== run a ==
==> flow/design.v <==
module seq_mult(d, done, clk, a, b, go, reset);
  parameter n=32, log2n=5;
  output [2*n-1:0] d;
  output reg done;
	input clk;
	input [n-1:0] a, b;
	input go, reset;
	reg c;
	reg [n-1:0] p, q, m;
	reg [log2n:0]count;
	reg [n:0] sum;
	reg [log2n:0] count_n;
	always @(posedge clk, posedge reset)
		if(reset == 1) begin
			done <= 0;
		end
    else if(reset == 0) begin
			if(go) begin
				c <= 0;
        p <= 0;
				q <= a;
				m <= b;
				done <= 0;
				count <= n;
      end
			else if (!done) begin
				if (q[0] == 0) begin
					sum = 0 + p; 
				end
				else begin
					sum = m + p; 
				end
				{c,p,q} <= {sum,q} >> 1;
				count_n = count - 1;
				count <= count_n;
				if (count_n == 0) begin
					done <= 1;
				end
			end
		end
	assign d = {p,q};
endmodule
clock: 3.3 ns
lec_check: 0
abc_area: 0
cap_margin: 20
cell_pad_in_sites_detail_placement: 1
cell_pad_in_sites_global_placement: 0
core_aspect_ratio: 0.63
core_margin: 2
core_utilization: 40
cts_cluster_diameter: 160
cts_cluster_size: 80
gpl_timing_driven: 0
setup_slack_margin: -0.01
slew_margin: 20
tns_end_percent: 60
run.sh (not shown) runs the stock make flow with config.mk's settings and CLKGATE_MAP_FILE=.
Setup changes, run a to run b
# run a
export LEC_CHECK = 0
export ABC_AREA = 0
export CAP_MARGIN = 20
export CELL_PAD_IN_SITES_DETAIL_PLACEMENT = 1
export CELL_PAD_IN_SITES_GLOBAL_PLACEMENT = 0
export CORE_ASPECT_RATIO = 0.63
export CORE_MARGIN = 2
export CORE_UTILIZATION = 40
export CTS_CLUSTER_DIAMETER = 160
export CTS_CLUSTER_SIZE = 80
export GPL_TIMING_DRIVEN = 0
export SETUP_SLACK_MARGIN = -0.01
export SLEW_MARGIN = 20
export TNS_END_PERCENT = 60
create_clock -name core_clock -period 3.3 [get_ports {clk}]
# run b
export LEC_CHECK = 0
export ABC_AREA = 1
export CAP_MARGIN = 20
export CELL_PAD_IN_SITES_GLOBAL_PLACEMENT = 1
export CORE_MARGIN = 2
export CORE_UTILIZATION = 40
export CTS_CLUSTER_DIAMETER = 235
export CTS_CLUSTER_SIZE = 80
export PLACE_DENSITY_LB_ADDON = 0.14
export SETUP_SLACK_MARGIN = -0.01
export SLEW_MARGIN = 20
export TNS_END_PERCENT = 20
create_clock -name core_clock -period 3.3 [get_ports {clk}]
## What came out
- Run b: done, clean on timing, DRC and antenna
- On proportion of cell area occupied by registers: between run b and run a, it ends up higher for run a.
- Diff run a -> run b: largest net degree at the start of global routing increased by 200% relative to the old numbers, yosys-reported design area after synthesis saw an increase, cell area increased 8.2%, area of the die rose by about 11%.
- For wire length of the first global-routing pass, run b and run a come out practically identical.
- Worst-path cell with the longest stage delay: sky130_fd_sc_hd__edfxtp_1 -> run a, sky130_fd_sc_hd__fa_1 -> run b
- Changes observed in run b relative to run a: final worst setup slack went up by 0.59 ns; arrival time reported for the critical path endpoint fell by 0.59 ns; net switching share of the total power fell 0.26 points.

## v6
RTL: the design.v shown in full above, as it stands there.
export LEC_CHECK = 0
export ABC_AREA = 0
export CAP_MARGIN = 10
export CELL_PAD_IN_SITES_DETAIL_PLACEMENT = 0
export CELL_PAD_IN_SITES_GLOBAL_PLACEMENT = 3
export CORE_ASPECT_RATIO = 1.01
export CORE_MARGIN = 2
export CORE_UTILIZATION = 20
export CTS_CLUSTER_DIAMETER = 27
export GPL_TIMING_DRIVEN = 1
export HOLD_SLACK_MARGIN = 0.14
export MAX_ROUTING_LAYER = met4
export MIN_ROUTING_LAYER = met1
export PLACE_DENSITY_LB_ADDON = 0.19
export SETUP_SLACK_MARGIN = 0.24
export SLEW_MARGIN = 10
export TNS_END_PERCENT = 60
create_clock -name core_clock -period 3.35 [get_ports {clk}]
Edits applied to the flow inputs when going from v6 to v7:
Settings: MIN_ROUTING_LAYER removed (was met1); PLACE_DENSITY newly set to 0.6; GPL_TIMING_DRIVEN removed (was 1); TNS_END_PERCENT removed (was 60); CELL_PAD_IN_SITES_GLOBAL_PLACEMENT removed (was 3); PLACE_DENSITY_LB_ADDON removed (was 0.19); CORE_UTILIZATION changed from 20 to 40; SLEW_MARGIN changed from 10 to 20; HOLD_SLACK_MARGIN removed (was 0.14); CELL_PAD_IN_SITES_DETAIL_PLACEMENT removed (was 0); ABC_AREA removed (was 0); SETUP_SLACK_MARGIN removed (was 0.24); MAX_ROUTING_LAYER removed (was met4); CTS_CLUSTER_DIAMETER removed (was 27); CORE_ASPECT_RATIO removed (was 1.01); CAP_MARGIN changed from 10 to 20; the clock period (ns, I/O delays scaled along) changed from 3.35 to 2.19.
## What came out
The sole clean run among v6 and v7 is v6. Although it ran to completion, v7 produced a layout that fails the final checks because of setup timing. Comparing v6 with v7, the share of cell area taken by multi-input logic gates came out essentially unchanged. Relative to v6, the design area of v7 is higher by 14%. Taking v6 as 1.0, v7 lands at 0.889 on total length of routed met2 wires. Relative to v6, the worst path arrival time of v7 is lower by 0.21 ns. In v7, the portion of total power attributed to the clock network came out 5.3 points below the value in v6.

Setup of wip/yarrow:
RTL: the design.v shown in full above, as it stands there.
make LEC_CHECK=0 CAP_MARGIN=20 CORE_MARGIN=2 CORE_UTILIZATION=40 PLACE_DENSITY=0.6 SLEW_MARGIN=20 finish   # period 2.94 ns
wip/yarrow | status: complete | timing, DRC, antenna: pass
Input-level comparison between wip/quartz and wip/yarrow:
Settings: CTS_CLUSTER_SIZE now 38, previously not set; HOLD_SLACK_MARGIN now -0.09, previously not set; CORE_UTILIZATION now 66, was 40; the clock period (ns, I/O delays scaled along) now 2.77, was 2.94.
Findings:
- The layout from wip/quartz, despite a flow that completed every stage, fails the layout checks, with the failing checks listed as setup timing.
- wip/yarrow ended with every stage complete and zero timing, DRC or antenna violations.
- [diff] time the worst path needs with I/O delays and setup, wip/quartz relative to wip/yarrow: regression
- wip/quartz against wip/yarrow: placement row count went down by 10, pre-CTS setup slack went down by 0.21 ns.
- In terms of adder-cell share of the synthesized area, wip/quartz and wip/yarrow differ only marginally.
- Route | wip/quartz vs wip/yarrow | wire longer in wip/quartz
- Sort wip/quartz and wip/yarrow by layout overhead on the synthesized area, descending, and wip/yarrow comes first.
- Note that the count of fill cells added during filler insertion recorded for wip/yarrow amounts to 3.4 times the value seen in wip/quartz.
- Sort wip/quartz and wip/yarrow by total routing usage reported by global routing asc -> top: wip/yarrow
- On net switching power, wip/quartz does worse than wip/yarrow.
- Changes observed in wip/quartz relative to wip/yarrow: first-pass detailed-route iteration total picked up an extra 3, non-clock buffer count picked up an extra 7.4%.
> inputs changed (wip/quartz -> wip/harbor)
Settings: putting CTS_CLUSTER_DIAMETER at 354 where nothing was set; clearing HOLD_SLACK_MARGIN, which used to be -0.09; swapping 38 for 41 in CTS_CLUSTER_SIZE; swapping 2.77 for 3.1 in the clock period (ns, I/O delays scaled along).
==> comparison <==
Looking at the reports, wip/harbor completed the entire flow and the layout it produced met the timing, design-rule and antenna checks. Comparing combinational fraction of design power for wip/harbor and wip/quartz, the bigger number came from wip/quartz. Area growth from synthesis to layout: wip/harbor and wip/quartz compared, lower one is wip/harbor. Total power in wip/harbor is about 11% lower than in wip/quartz. wip/harbor: instance count after placement with tap cells included is 14 lower than what wip/quartz reported. Against wip/quartz as the reference, wip/harbor delivers a higher critical path required time.
Edits applied to the flow inputs when going from wip/harbor to wip/juniper:
Settings: CTS_CLUSTER_DIAMETER no longer set, was 354; CTS_CLUSTER_SIZE now 97, was 41; CORE_UTILIZATION now 58, was 66; the clock period (ns, I/O delays scaled along) now 2.62, was 3.1.
Findings:
Lower post-CTS setup buffer count was reported by wip/harbor, not wip/juniper. As of wip/juniper, via count had fallen slightly compared to wip/harbor. Between wip/harbor and wip/juniper, the flow reports number of standard cells in the final layout excluding fillers increasing by a little under 10%. Comparing wip/juniper and wip/harbor, the lower final worst setup slack was measured on wip/juniper. From wip/juniper to wip/harbor, number of enable-type register cells in the synthesized netlist did not move at all. Power per unit of standard cell area ended up 11% higher on wip/juniper than on wip/harbor. Finished, but not clean: wip/juniper, with setup timing. wip/harbor completed end to end with timing, DRC and antenna clean. Re arrival time at the worst endpoint: wip/harbor was higher than wip/juniper. Routed wire length, wip/juniper and wip/harbor: larger value in wip/harbor. Relative to wip/harbor, the site row count measured on wip/juniper has increased by a few percent. In the flow results for wip/juniper and wip/harbor, the part of the cycle the worst path needs is smaller on wip/harbor. wip/juniper ended up with a higher overall power than wip/harbor did.

RTL: the design.v shown in full above, as it stands there.
make LEC_CHECK=0 CAP_MARGIN=20 CORE_MARGIN=2 CORE_UTILIZATION=50 CTS_CLUSTER_DIAMETER=145 CTS_CLUSTER_SIZE=98 PLACE_DENSITY=0.6 SLEW_MARGIN=20 finish   # period 1.89 ns
The starting point completed and failed the layout checks on setup timing.
Rerun with:
- CORE_ASPECT_RATIO: unset -> 0.5
- CORE_UTILIZATION: 50 -> 56
- CTS_CLUSTER_DIAMETER: 145 -> 356
- TNS_END_PERCENT: unset -> 5
- clock period: 1.89 -> 3.3 ns (I/O delays scaled with it)
Result: The changed run went through all stages and came out clean. Design area came out lower by 19%. Sequential power came out lower by about 43%. Routed wire length came out lower by 18%. Area after synthesis stays the same. Critical path depth does not change. Count of clock-buffer cells in the layout does not change. Non-clock buffer count came out lower by 158. Setup slack improved by 1.1 ns. Final cell count came out lower by 17%.
Rerun with:
- CELL_PAD_IN_SITES_GLOBAL_PLACEMENT: unset -> 2
- CORE_UTILIZATION: 56 -> 45
- CTS_CLUSTER_DIAMETER: 356 -> 377
- CTS_CLUSTER_SIZE: 98 -> 99
- PLACE_DENSITY: 0.6 -> 0.86
=>
- The changed run ran to the end with no violations
- cell count rose by 3.8%
- sequential share of layout area fell by 0.34 points
- routed wire length rose by 4.5%
- via count fell by 2.1%
- register-to-register slack degrades by 0.04 ns
- count of clock-buffer cells in the layout does not change
Rerun with:
- CELL_PAD_IN_SITES_GLOBAL_PLACEMENT: 2 -> unset
- CORE_UTILIZATION: 45 -> 40
- CTS_CLUSTER_SIZE: 99 -> 98
- PLACE_DENSITY: 0.86 -> unset
- TNS_END_PERCENT: 5 -> unset
Die area rises by 12%.
Via count fell by 0.32%.
Utilization decreases by 6.8 points.
Clock power barely changes.
Setup slack improves by 0.044 ns.
Final cell count increases by 3.4%.
Count of clock-buffer cells in the layout stays the same.
Hold slack improves by 0.0076 ns.
Total power is higher by 0.44%.

// seq_mult: RTL as listed in full above, without the edits since
export LEC_CHECK = 0
export CAP_MARGIN = 20
export CORE_ASPECT_RATIO = 1.95
export CORE_MARGIN = 2
export CORE_UTILIZATION = 40
export CTS_CLUSTER_DIAMETER = 377
export CTS_CLUSTER_SIZE = 99
export SLEW_MARGIN = 20
export TNS_END_PERCENT = 5
create_clock -name core_clock -period 3.3 [get_ports {clk}]
==> next run, changes <==
ABC_AREA = 1   (was unset)
CORE_ASPECT_RATIO = unset   (was 1.95)
CTS_CLUSTER_DIAMETER = unset   (was 377)
CTS_CLUSTER_SIZE = unset   (was 99)
PLACE_DENSITY_LB_ADDON = 0.15   (was unset)
TNS_END_PERCENT = unset   (was 5)
Sequential share of layout area decreases by 3.3 points.
Sequential power hardly moves.
Wire length increases by a little under a tenth.
Worst hold slack is worse by 0.032 ns.
Non-clock buffer count decreases by 3.
First-iteration DRC count increases by well over a third.
Synthesized area increases by roughly a tenth.
Utilization decreases by 1.2 points.
Global-route usage decreases by 0.24 points.
==> next run, changes <==
ABC_AREA = unset   (was 1)
CORE_ASPECT_RATIO = 0.5   (was unset)
CORE_UTILIZATION = 56   (was 40)
CTS_CLUSTER_DIAMETER = 356   (was unset)
CTS_CLUSTER_SIZE = 98   (was unset)
PLACE_DENSITY = 0.93   (was unset)
PLACE_DENSITY_LB_ADDON = unset   (was 0.15)
TNS_END_PERCENT = 5   (was unset)
Effect:
- The new run produced a clean layout
- cell count fell by well over a third
- global-route usage rose by 6.4 points
- worst setup slack got worse by 0.64 ns
- clock skew is about the same
- routed wire length fell by about a fifth
- synthesized cell count fell by well over a third
- critical path depth fell by 3
- non-clock buffer count rose by 3
- final area fell by roughly a tenth
- combinational power fell by a little under a tenth
- sequential share of layout area rose by 3.8 points

RTL: the design.v shown in full above, as it stands there.
Settings: LEC_CHECK=0, CAP_MARGIN=20, CORE_ASPECT_RATIO=0.5, CORE_MARGIN=2, CORE_UTILIZATION=54, CTS_CLUSTER_DIAMETER=377, CTS_CLUSTER_SIZE=99, SLEW_MARGIN=20, TNS_END_PERCENT=5; clock period 3.3 ns.
Change:
CORE_UTILIZATION = 57   (was 54)
Outcome: Global-route usage went up by 0.81 points; routed wire length came out higher by 0.77%; critical path depth is unchanged; flip-flop count stays the same; power falls by 0.89%; core utilization goes up by 2.2 points; final area barely changes; synthesized cell count does not change; die size goes down by 5.1%; via count is unchanged; maximum frequency came out higher by 0.65%.

== build 39 ==
RTL: the design.v shown in full above, as it stands there.
export LEC_CHECK = 0
export CAP_MARGIN = 20
export CORE_MARGIN = 2
export CORE_UTILIZATION = 72
export CTS_CLUSTER_SIZE = 24
export PLACE_DENSITY_LB_ADDON = 0.04
export SETUP_SLACK_MARGIN = 0.69
export SLEW_MARGIN = 20
create_clock -name core_clock -period 2.3 [get_ports {clk}]
FAIL build 39 @ global placement (3_3_place_gp): tool exited with error
The following lists how build 67 was set up differently from build 39:
-- flow/config.mk --
<<< build 39, line 10
export CORE_UTILIZATION = 72
export CTS_CLUSTER_SIZE = 24
export PLACE_DENSITY_LB_ADDON = 0.04
export SETUP_SLACK_MARGIN = 0.69
>>> build 67, line 10
export CORE_UTILIZATION = 66
export PLACE_DENSITY = 0.6
==> flow/constraint.sdc <==
create_clock -name core_clock -period 2.67 [get_ports {clk}]
set_input_delay 0.5340 -clock core_clock [delete_from_list [all_inputs] [get_ports {clk}]]
set_output_delay 0.5340 -clock core_clock [all_outputs]
set_load 0.01 [all_outputs]
### Flow results
Not one of build 39 and build 67 finished clean.
Ran to the end and failed final checks on setup timing: build 67.
[compare] base=build 39 new=build 67: area of the mapped netlist held steady, area fraction in mux cells held steady, number of register bits inferred by synthesis held steady, total nets after synthesis held steady.
The lower die outline width came out of build 39.
Build 39 → build 67: vertical die dimension rose by 4.3%, number of placement rows rose by 2, total die size rose by 770 sq um, area inside the core boundary rose by about 11%.
Here is what was changed in the inputs of build 74 compared with build 67.
-- flow/config.mk --
<<< build 67, line 10
export CORE_UTILIZATION = 66
export PLACE_DENSITY = 0.6
>>> build 74, line 10
export CORE_UTILIZATION = 59
==> flow/constraint.sdc <==
create_clock -name core_clock -period 1.65 [get_ports {clk}]
set_input_delay 0.3300 -clock core_clock [delete_from_list [all_inputs] [get_ports {clk}]]
set_output_delay 0.3300 -clock core_clock [all_outputs]
set_load 0.01 [all_outputs]
Results
Run status, build 74: aborted in global routing (5_1_grt), error GRT-0232
Measured against build 67, the final HPWL from detailed placement of build 74 comes out at 1.12 times the reference value.
NOTE: effective utilization at floorplan in build 74 falls short of that of build 67
[compare] base=build 67 new=build 74: synthesized area divided by synthesized cell count was more or less identical; die outline width went up by 5.5%.
Reported for build 67 and build 74, fraction of the mapped netlist area in compound gates turned out identical to the last digit.
Row count went up by a few percent going from build 67 to build 74.
Build 67 -> build 74: number of storage elements in the synthesis netlist delta 0, exact match
Of build 67 and build 74, the higher area of placed instances belongs to build 74.
On tally of buffers added on design ports, build 67 and build 74 are basically level.
The setup slack at placement in build 74 sits 0.98 ns below the value recorded for build 67.
For build 93, these inputs were changed with respect to build 74:
-- flow/config.mk --
<<< build 74, line 10
export CORE_UTILIZATION = 59
>>> build 93, line 10
export CORE_UTILIZATION = 53
export SETUP_SLACK_MARGIN = 0.44
==> flow/constraint.sdc <==
create_clock -name core_clock -period 2.23 [get_ports {clk}]
set_input_delay 0.4460 -clock core_clock [delete_from_list [all_inputs] [get_ports {clk}]]
set_output_delay 0.4460 -clock core_clock [all_outputs]
set_load 0.01 [all_outputs]
--- outcome ---
No crash in build 93: every stage finished, but the layout fails its final checks due to setup timing.
Of build 74 and build 93, build 93 shows the higher vertical die dimension, with build 74 below it.
Build 93 against build 74; total placed instance area is down slightly.
Starting density of the core: build 93 vs build 74 down 6.2 points
Re number of sinks handled by clock tree synthesis: no difference whatsoever between build 93 and build 74.
Build 93 vs. build 74: area of the die up about 11%, area of the core picked up an extra 11%, area of the mapped netlist now sits at about the same level, number of placed cells counting well taps now sits lower, number of placement rows moved up.
Adder and majority cell fraction of the synthesized area essentially unchanged between build 74 and build 93.
Relative to build 74, the worst setup slack after placement of build 93 is higher by 0.69 ns.
Power is estimated from default activity; no workload was simulated.
